## harbor
// arbiter_puf
module arbiter_puf #(parameter challenge_size = 8, response_width = 24)
					(input logic [challenge_size-1 : 0] challenge,
					input logic clk, reset,
					output logic [response_width-1 : 0] response);
Size in the first run: roughly 14000 cells after synthesis, roughly 34 I/O pins, roughly 190000 sq um of cells after synthesis.
==> flow/config.mk <==
export PLATFORM = sky130hd
export DESIGN_NAME = arbiter_puf
export DESIGN_NICKNAME = arbiter_puf
export VERILOG_FILES = /design/flow/design.v
export SDC_FILE = /design/flow/constraint.sdc
export NUM_CORES = 4
export LEC_CHECK = 0
export CAP_MARGIN = 20
export CORE_MARGIN = 2
export CORE_UTILIZATION = 65
export CTS_CLUSTER_DIAMETER = 384
export HOLD_SLACK_MARGIN = 0.29
export SETUP_SLACK_MARGIN = 0.93
export SLEW_MARGIN = 20
export TNS_END_PERCENT = 5
==> flow/constraint.sdc <==
create_clock -name core_clock -period 3.76 [get_ports {clk}]
set_input_delay 0.7520 -clock core_clock [delete_from_list [all_inputs] [get_ports {clk}]]
set_output_delay 0.7520 -clock core_clock [all_outputs]
set_load 0.01 [all_outputs]
run.sh (not shown) runs the stock make flow with config.mk's settings and CLKGATE_MAP_FILE=.
Setup changes, harbor to willow
# harbor
export LEC_CHECK = 0
export CAP_MARGIN = 20
export CORE_MARGIN = 2
export CORE_UTILIZATION = 65
export CTS_CLUSTER_DIAMETER = 384
export HOLD_SLACK_MARGIN = 0.29
export SETUP_SLACK_MARGIN = 0.93
export SLEW_MARGIN = 20
export TNS_END_PERCENT = 5
create_clock -name core_clock -period 3.76 [get_ports {clk}]
# willow
export LEC_CHECK = 0
export CAP_MARGIN = 20
export CORE_MARGIN = 2
export CORE_UTILIZATION = 40
export SLEW_MARGIN = 20
create_clock -name core_clock -period 3.86 [get_ports {clk}]
Notes after the runs:
- Re cts-stage hold buffer count: no difference whatsoever between willow and harbor.
- Of willow and harbor, the higher worst hold slack belongs to harbor.
- The class of the most critical hold timing path comes out flop to flop in one run and input port to flop in the other, namely in harbor and willow respectively.
- harbor has lower clock network power share than willow.
#### Input delta (yarrow over willow)
# willow
export LEC_CHECK = 0
export CAP_MARGIN = 20
export CORE_MARGIN = 2
export CORE_UTILIZATION = 40
export SLEW_MARGIN = 20
create_clock -name core_clock -period 3.86 [get_ports {clk}]
# yarrow
export LEC_CHECK = 0
export CAP_MARGIN = 20
export CORE_MARGIN = 2
export CORE_UTILIZATION = 40
export SLEW_MARGIN = 20
create_clock -name core_clock -period 5.89 [get_ports {clk}]
## What came out
Comparing willow against yarrow, there is no change at all in die height. From willow to yarrow, critical path depth did not move at all. The run showing the greater cell-internal power is willow. Mean area per synthesized cell came out exactly the same in yarrow and willow. Summary — total iterations of the first detailed-routing run, yarrow relative to willow: higher, by 1. Looking at post-DP HPWL, yarrow sits 0.90% lower than willow does. Delta (yarrow minus willow): final clock period utilization by the worst path moved down, total placed instance area now sits at about the same level, logic share of the area now sits at about the same level, final instance area essentially unchanged, wire length saw little to no change.
The inputs of lagoon differ from those of yarrow as listed below.
# yarrow
export LEC_CHECK = 0
export CAP_MARGIN = 20
export CORE_MARGIN = 2
export CORE_UTILIZATION = 40
export SLEW_MARGIN = 20
create_clock -name core_clock -period 5.89 [get_ports {clk}]
# lagoon
export LEC_CHECK = 0
export CAP_MARGIN = 20
export CORE_MARGIN = 2
export CORE_UTILIZATION = 65
export SETUP_SLACK_MARGIN = 0.74
export SLEW_MARGIN = 20
create_clock -name core_clock -period 4.4 [get_ports {clk}]
### Flow results
Comparing lagoon against yarrow, there is no change at all in count of state elements after synthesis.
Summary — power, lagoon relative to yarrow: higher, by 30%.
lagoon vs. yarrow: share of the cycle needed by the critical path after routing +2.3 points; total core area went down; measured slew at the worst slew-check pin picked up an extra 0.062 ns.
Compared with yarrow, lagoon shows a final HPWL from detailed placement that is 1600 um lower.
Note that the overall chip area recorded for yarrow amounts to 1.6 times the value seen in lagoon.
Run comparison: yarrow class of the most critical hold timing path flop to flop; lagoon class of the most critical hold timing path input port to async pin
Edits applied to the flow inputs when going from lagoon to xenon:
# lagoon
export LEC_CHECK = 0
export CAP_MARGIN = 20
export CORE_MARGIN = 2
export CORE_UTILIZATION = 65
export SETUP_SLACK_MARGIN = 0.74
export SLEW_MARGIN = 20
create_clock -name core_clock -period 4.4 [get_ports {clk}]
# xenon
export LEC_CHECK = 0
export CAP_MARGIN = 20
export CORE_MARGIN = 2
export CORE_UTILIZATION = 68
export SLEW_MARGIN = 20
create_clock -name core_clock -period 8.86 [get_ports {clk}]
Findings:
Relative to lagoon, clock share of power has decreased by 0.4 points in xenon. On share of the clock period used by the worst path after layout: xenon sits below lagoon. Endpoint required time on the critical path in xenon vs lagoon: up 3.57 ns. Slew at the pin with the worst max-slew slack: xenon lower than lagoon. xenon ends up with lower die outline width than lagoon does.
#### Input delta (tundra over xenon)
# xenon
export LEC_CHECK = 0
export CAP_MARGIN = 20
export CORE_MARGIN = 2
export CORE_UTILIZATION = 68
export SLEW_MARGIN = 20
create_clock -name core_clock -period 8.86 [get_ports {clk}]
# tundra
export LEC_CHECK = 0
export CAP_MARGIN = 20
export CORE_MARGIN = 2
export CORE_UTILIZATION = 40
export SLEW_MARGIN = 20
create_clock -name core_clock -period 8.0 [get_ports {clk}]
[summary]
tundra: full flow OK, the timing, design-rule and antenna checks passed. Of tundra and xenon, it is tundra that has the higher met1 wire length. Highest ir drop seen on vdd was higher in xenon than in tundra. Looking at termination of the worst setup path, the response[4] result is from tundra; the response[12] one comes from xenon. Combinational cell power for tundra: about 17% up relative to xenon. Compared tundra vs xenon, and average vias per placed instance is down in tundra.
Power and IR drop assume default switching activity.
